==> inputs of trial 73 <==
Design uart_top, start of the top module:
module uart_top (
	input 		clk,    
	input 		rst_n,
	input 		uart_rx,
	output		uart_tx
);
parameter CLK_FRE 		= 50;
parameter UART_RATE 	= 115200;
localparam SEND = 2'd0, WAIT = 2'd1;
reg [1:0] state;
reg  [31:0] wait_cnt;
reg  [ 7:0] send_cnt;
reg  [ 7:0] send_data;
reg  	    send_en;
wire [ 7:0] recv_data;
wire 		recv_en;
wire 		send_busy;
parameter 	ENG_NUM  = 9; 
parameter 	CHE_NUM  = 2; 
parameter 	DATA_NUM = CHE_NUM * 3 + ENG_NUM;  
wire [ DATA_NUM * 8 - 1:0] char_data = {8'hE4,8'hBD,8'hA0,8'hE5,8'hA5,8'hBD,"  World","\r\n"};
wire [ 7:0] char_byte = (send_cnt < DATA_NUM) ? char_data[ (DATA_NUM - 1 - send_cnt) * 8 +: 8] : 8'h00;
always@(posedge clk)
	if(!rst_n)begin
		state 		<= SEND;
		wait_cnt 	<= 0;
		send_cnt 	<= 0;
		send_en 	<= 'b0;
	end
	else
	case(state)
		SEND:begin  
			if(send_cnt == DATA_NUM + 1)begin 
				send_en 	<= 'b0;
				send_cnt 	<=  0;
				state 		<= WAIT;
			end
			else if(!send_busy)begin
				send_en 	<= 'b1;
				send_data 	<= char_byte;
				send_cnt 	<= send_cnt + 1;
			end
		end
		WAIT: 
			if(wait_cnt == CLK_FRE * 1000_000)begin 
				wait_cnt <= 0;
				state <= SEND;
			end
			else begin
				send_en <= recv_en;
				send_data <= recv_data;
				wait_cnt <= wait_cnt + 1;
			end
	endcase
uart_tx #(
	.CLK_FRE 	(CLK_FRE 	),
	.UART_RATE 	(UART_RATE 	)
	)uart_tx_m0(
	.clk 		(clk 		),
	.rst_n 		(rst_n 		),
	.send_en 	(send_en 	),
	.send_busy 	(send_busy 	),
	.send_data 	(send_data 	),
	.tx_pin 	(uart_tx 	)
	);
uart_rx #(
	.CLK_FRE 	(CLK_FRE 	),
	.UART_RATE 	(UART_RATE 	)
	)uart_rx_m0(
	.clk 		(clk 		),
	.rst_n 		(rst_n 		),
	.recv_en 	(recv_en 	),
	.recv_data 	(recv_data 	),
	.rx_pin 	(uart_rx 	)
	);
endmodule
export LEC_CHECK = 0
export ABC_AREA = 1
export CAP_MARGIN = 40
export CORE_ASPECT_RATIO = 0.5
export CORE_MARGIN = 2
export CORE_UTILIZATION = 72
export CTS_CLUSTER_DIAMETER = 398
export CTS_CLUSTER_SIZE = 99
export PLACE_DENSITY_LB_ADDON = 0.2
export SETUP_SLACK_MARGIN = 3.27
export SLEW_MARGIN = 20
create_clock -name core_clock -period 11.2 [get_ports {clk}]
run.sh (not shown) runs the stock make flow with config.mk's settings and CLKGATE_MAP_FILE=.
==> build 18 (differences from trial 73) <==
Settings changed: ABC_AREA 1 to default, CAP_MARGIN 40 to 20, CORE_ASPECT_RATIO 0.5 to default, CORE_UTILIZATION 72 to 40, CTS_CLUSTER_DIAMETER 398 to default, CTS_CLUSTER_SIZE 99 to default, PLACE_DENSITY_LB_ADDON 0.2 to default, SETUP_SLACK_MARGIN 3.27 to default.
==> flow/constraint.sdc (replaced) <==
create_clock -name core_clock -period 20.0 [get_ports {clk}]
set_input_delay 4.0000 -clock core_clock [delete_from_list [all_inputs] [get_ports {clk}]]
set_output_delay 4.0000 -clock core_clock [all_outputs]
set_load 0.01 [all_outputs]
==> trial 44 (differences from trial 73) <==
Settings changed: ABC_AREA 1 to default, CORE_ASPECT_RATIO 0.5 to 0.69, CTS_CLUSTER_DIAMETER 398 to 400, CTS_CLUSTER_SIZE 99 to 10, HOLD_SLACK_MARGIN from default to 0.29, PLACE_DENSITY_LB_ADDON 0.2 to 0.12, SETUP_SLACK_MARGIN 3.27 to 0.92.
==> flow/constraint.sdc (replaced) <==
create_clock -name core_clock -period 3.12 [get_ports {clk}]
set_input_delay 0.6240 -clock core_clock [delete_from_list [all_inputs] [get_ports {clk}]]
set_output_delay 0.6240 -clock core_clock [all_outputs]
set_load 0.01 [all_outputs]
==> trial 5 (differences from trial 73) <==
Settings changed: CAP_MARGIN 40 to 20, CORE_ASPECT_RATIO 0.5 to 0.71, CORE_UTILIZATION 72 to 40, CTS_CLUSTER_DIAMETER 398 to 272, CTS_CLUSTER_SIZE 99 to default, PLACE_DENSITY_LB_ADDON 0.2 to default, SETUP_SLACK_MARGIN 3.27 to default, TNS_END_PERCENT from default to 5.
==> flow/constraint.sdc (replaced) <==
create_clock -name core_clock -period 20.0 [get_ports {clk}]
set_input_delay 4.0000 -clock core_clock [delete_from_list [all_inputs] [get_ports {clk}]]
set_output_delay 4.0000 -clock core_clock [all_outputs]
set_load 0.01 [all_outputs]
==> summary.log <==
qor: logic_synthesis.synth-seq-area-share 41.9%
qor: grt.grt.met3_usage 3.19%
qor: worst_setup_path.critical_path_buf_inv_count 4
qor: layout.filler_cell_count 1504
qor: power_and_ir_drop.power.leakage 2.55 nW
qor: power_and_ir_drop.power.ir.vdd_worst 40.3 uV
qor: floorplanning.tapcell.inserted 195
qor: layout.area_delta_synth_final 8.99%
qor: outcome.outcome timing/DRC/antenna clean
That was trial 5.
==> summary.log <==
qor: outcome.outcome timing/DRC/antenna clean
qor: sta.timing.final.max_slew_violations 0
qor: worst_setup_path.cp_top_family simple AND/OR/NAND/NOR gates
qor: place.place.detailed.instances 679
qor: grt.groute.layer.met2.usage 44.6%
qor: grt.grt.met3_usage 7.10%
qor: logic_synthesis.synth-seq-area-share 45.6%
qor: place.place_worst_setup_slack 0.671 ns
qor: layout.filler_cell_count 483
qor: floorplanning.tapcell.inserted 98
qor: power_and_ir_drop.power.ir.vdd_worst 396 uV
qor: floorplanning.initCoreUtil 74.3%
qor: routing.finalWirelength 11700 um
That was trial 44.
==> summary.log <==
qor: logic_synthesis.synth-seq-area-share 41.9%
qor: worst_setup_path.critical_path_buf_inv_count 4
qor: power_and_ir_drop.power.leakage 2.58 nW
qor: layout.filler_cell_count 555
qor: power_and_ir_drop.power.ir.vdd_worst 102 uV
qor: outcome.outcome timing/DRC/antenna clean
qor: layout.area_delta_synth_final 7.98%
qor: grt.grt.met3_usage 6.81%
That was trial 73.
==> summary.log <==
qor: outcome.outcome timing/DRC/antenna clean
qor: layout.filler_cell_count 1297
qor: power_and_ir_drop.power.leakage 2.11 nW
qor: power_and_ir_drop.powerClk 182 uW
qor: routing.ant_nets 0
qor: power_and_ir_drop.power.ir.vdd_worst 60.5 uV
qor: grt.grt.met3_usage 4.18%
qor: floorplanning.tapcell.inserted 176
qor: layout.area_delta_synth_final 8.87%
qor: logic_synthesis.synth-seq-area-share 45.6%
That was build 18.
Power figures rest on the tool's default switching activity, not on a simulated workload.
